== run 1 ==
==> flow/design.v (excerpt) <==
module PE (
    input              clk,
    input              CIM_en,
    input              STDW,  
    input              STDR,  
    input        [5:0] STD_A,  
    input        [3:0] weight_in,  
    input      [255:0] act_in,  
    output reg   [3:0] weight_out,  
    output reg  [13:0] PSUM  
);
For scale: about 290 I/O pins, roughly 47000 um2 of cells after synthesis.
clock: 13.8 ns
lec_check: 0
cap_margin: 20
core_margin: 2
core_utilization: 61
slew_margin: 20
run.sh (not shown) runs the stock make flow with config.mk's settings and CLKGATE_MAP_FILE=.
Layout checks on run 1: not met. Flow itself completed; violations: setup timing.
Inputs modified between run 1 and run 2:
# run 1
export LEC_CHECK = 0
export CAP_MARGIN = 20
export CORE_MARGIN = 2
export CORE_UTILIZATION = 61
export SLEW_MARGIN = 20
create_clock -name core_clock -period 13.8 [get_ports {clk}]
# run 2
export LEC_CHECK = 0
export CAP_MARGIN = 20
export CORE_MARGIN = 2
export CORE_UTILIZATION = 45
export SLEW_MARGIN = 20
create_clock -name core_clock -period 11.7 [get_ports {clk}]
--- outcome ---
- To summarise run 2: no stage aborted, but the layout did not pass its checks, failing on setup timing.
- Run 1 completed end to end; final checks failed (setup timing).
- Run 2 ends up with lower sequential share of layout area than run 1 does.
- Run 1 vs run 2, launching element of the worst setup path: act_in[40] vs act_in[30]
- | synthesis-to-finish area growth | run 2 vs run 1 | 5.3 points higher |
- Diff run 1 -> run 2 | final area | increase of 4.6%
- Run 1 -> run 2: first-pass GRT wire length increased by a few percent
- When run 2 is set beside run 1, its final cell utilization of the core turns out to be 16 points smaller.
The inputs of run 3 differ from those of run 2 as listed below.
# run 2
export LEC_CHECK = 0
export CAP_MARGIN = 20
export CORE_MARGIN = 2
export CORE_UTILIZATION = 45
export SLEW_MARGIN = 20
create_clock -name core_clock -period 11.7 [get_ports {clk}]
# run 3
export LEC_CHECK = 0
export ABC_AREA = 1
export CAP_MARGIN = 20
export CORE_MARGIN = 2
export CORE_UTILIZATION = 72
export CTS_CLUSTER_SIZE = 96
export SLEW_MARGIN = 20
create_clock -name core_clock -period 7.17 [get_ports {clk}]
Results
- When run 3 is set beside run 2, its combined global-route utilization of all metal layers turns out to be 19 points larger.
- The standard cells in run 3 occupy more silicon area than those in run 2 do.
- Measured against each other, run 3 and run 2 differ in critical path buffer and inverter count, the higher figure coming from run 2.
- Run 3 reports its end of the critical path as PSUM[13] while run 2 reports PSUM[5].
- As of run 3, cell resize tally after clock tree synthesis had fallen by more than 10% compared to run 2.
- From the logs: run 3 reached the end of the flow and failed the layout checks with setup timing.

* * *

Setup of job 3517:
Starting RTL as in the previous note.
Settings: LEC_CHECK=0, CAP_MARGIN=30, CELL_PAD_IN_SITES_GLOBAL_PLACEMENT=0, CORE_ASPECT_RATIO=0.72, CORE_MARGIN=2, CORE_UTILIZATION=72, GPL_ROUTABILITY_DRIVEN=1, MAX_ROUTING_LAYER=met4, SLEW_MARGIN=10, TNS_END_PERCENT=40; clock period 13.2 ns.
Although it ran to completion, job 3517 produced a layout that fails the final checks because of setup timing.
Inputs modified between job 3517 and job 8819:
# job 3517
export LEC_CHECK = 0
export CAP_MARGIN = 30
export CELL_PAD_IN_SITES_GLOBAL_PLACEMENT = 0
export CORE_ASPECT_RATIO = 0.72
export CORE_MARGIN = 2
export CORE_UTILIZATION = 72
export GPL_ROUTABILITY_DRIVEN = 1
export MAX_ROUTING_LAYER = met4
export SLEW_MARGIN = 10
export TNS_END_PERCENT = 40
create_clock -name core_clock -period 13.2 [get_ports {clk}]
# job 8819
export LEC_CHECK = 0
export CAP_MARGIN = 20
export CELL_PAD_IN_SITES_GLOBAL_PLACEMENT = 0
export CORE_ASPECT_RATIO = 1.57
export CORE_MARGIN = 2
export CORE_UTILIZATION = 72
export GPL_ROUTABILITY_DRIVEN = 1
export MAX_ROUTING_LAYER = met4
export PLACE_DENSITY = 0.64
export SLEW_MARGIN = 20
create_clock -name core_clock -period 13.5 [get_ports {clk}]
Findings:
Job 8819 had finished all stages when the layout checks came back failing, citing setup timing.
Compared job 3517 against job 8819; number of cells in Yosys stat within noise.
Global-route wire length before repair in job 8819 is 1.0% below job 3517.
On design area, job 8819 and job 3517 are basically level.
Comparing job 8819 against job 3517, there is no change at all in flip-flop count.
The lower number of tap cells inserted of job 8819 and job 3517 is in job 8819.
## Diff of input files: job 4976 against job 8819
# job 8819
export LEC_CHECK = 0
export CAP_MARGIN = 20
export CELL_PAD_IN_SITES_GLOBAL_PLACEMENT = 0
export CORE_ASPECT_RATIO = 1.57
export CORE_MARGIN = 2
export CORE_UTILIZATION = 72
export GPL_ROUTABILITY_DRIVEN = 1
export MAX_ROUTING_LAYER = met4
export PLACE_DENSITY = 0.64
export SLEW_MARGIN = 20
create_clock -name core_clock -period 13.5 [get_ports {clk}]
# job 4976
export LEC_CHECK = 0
export CAP_MARGIN = 20
export CORE_MARGIN = 2
export CORE_UTILIZATION = 72
export HOLD_SLACK_MARGIN = -0.08
export MAX_ROUTING_LAYER = met4
export SETUP_SLACK_MARGIN = -0.69
export SLEW_MARGIN = 20
create_clock -name core_clock -period 10.3 [get_ports {clk}]
Findings:
Final checks on job 4976, whose flow otherwise completed, came back failing, citing setup timing. Re logic share of the area: job 4976 is 3.1 points down on job 8819. The total detailed-routing wirelength in job 8819 is 0.941 times that in job 4976. Non-clock buffer count was higher in job 4976 than in job 8819. Job 4976 against job 8819: clock edge transition at the registers on the reported setup and hold paths saw a decrease, summed area of non-filler cells in the final layout saw an increase, worst setup slack after layout saw a decrease.
--- input diff job 4976..job 3765 ---
# job 4976
export LEC_CHECK = 0
export CAP_MARGIN = 20
export CORE_MARGIN = 2
export CORE_UTILIZATION = 72
export HOLD_SLACK_MARGIN = -0.08
export MAX_ROUTING_LAYER = met4
export SETUP_SLACK_MARGIN = -0.69
export SLEW_MARGIN = 20
create_clock -name core_clock -period 10.3 [get_ports {clk}]
# job 3765
export LEC_CHECK = 0
export CAP_MARGIN = 20
export CORE_MARGIN = 2
export CORE_UTILIZATION = 72
export MAX_ROUTING_LAYER = met4
export SLEW_MARGIN = 20
create_clock -name core_clock -period 12.2 [get_ports {clk}]
## What came out
- Number of diodes added for antenna fixing, job 3765 and job 4976, lower one = job 4976.
- Between job 4976 and job 3765, global-route wire length before repair decreased.
- Job 3765 had finished all stages when the layout checks came back failing, citing setup timing.
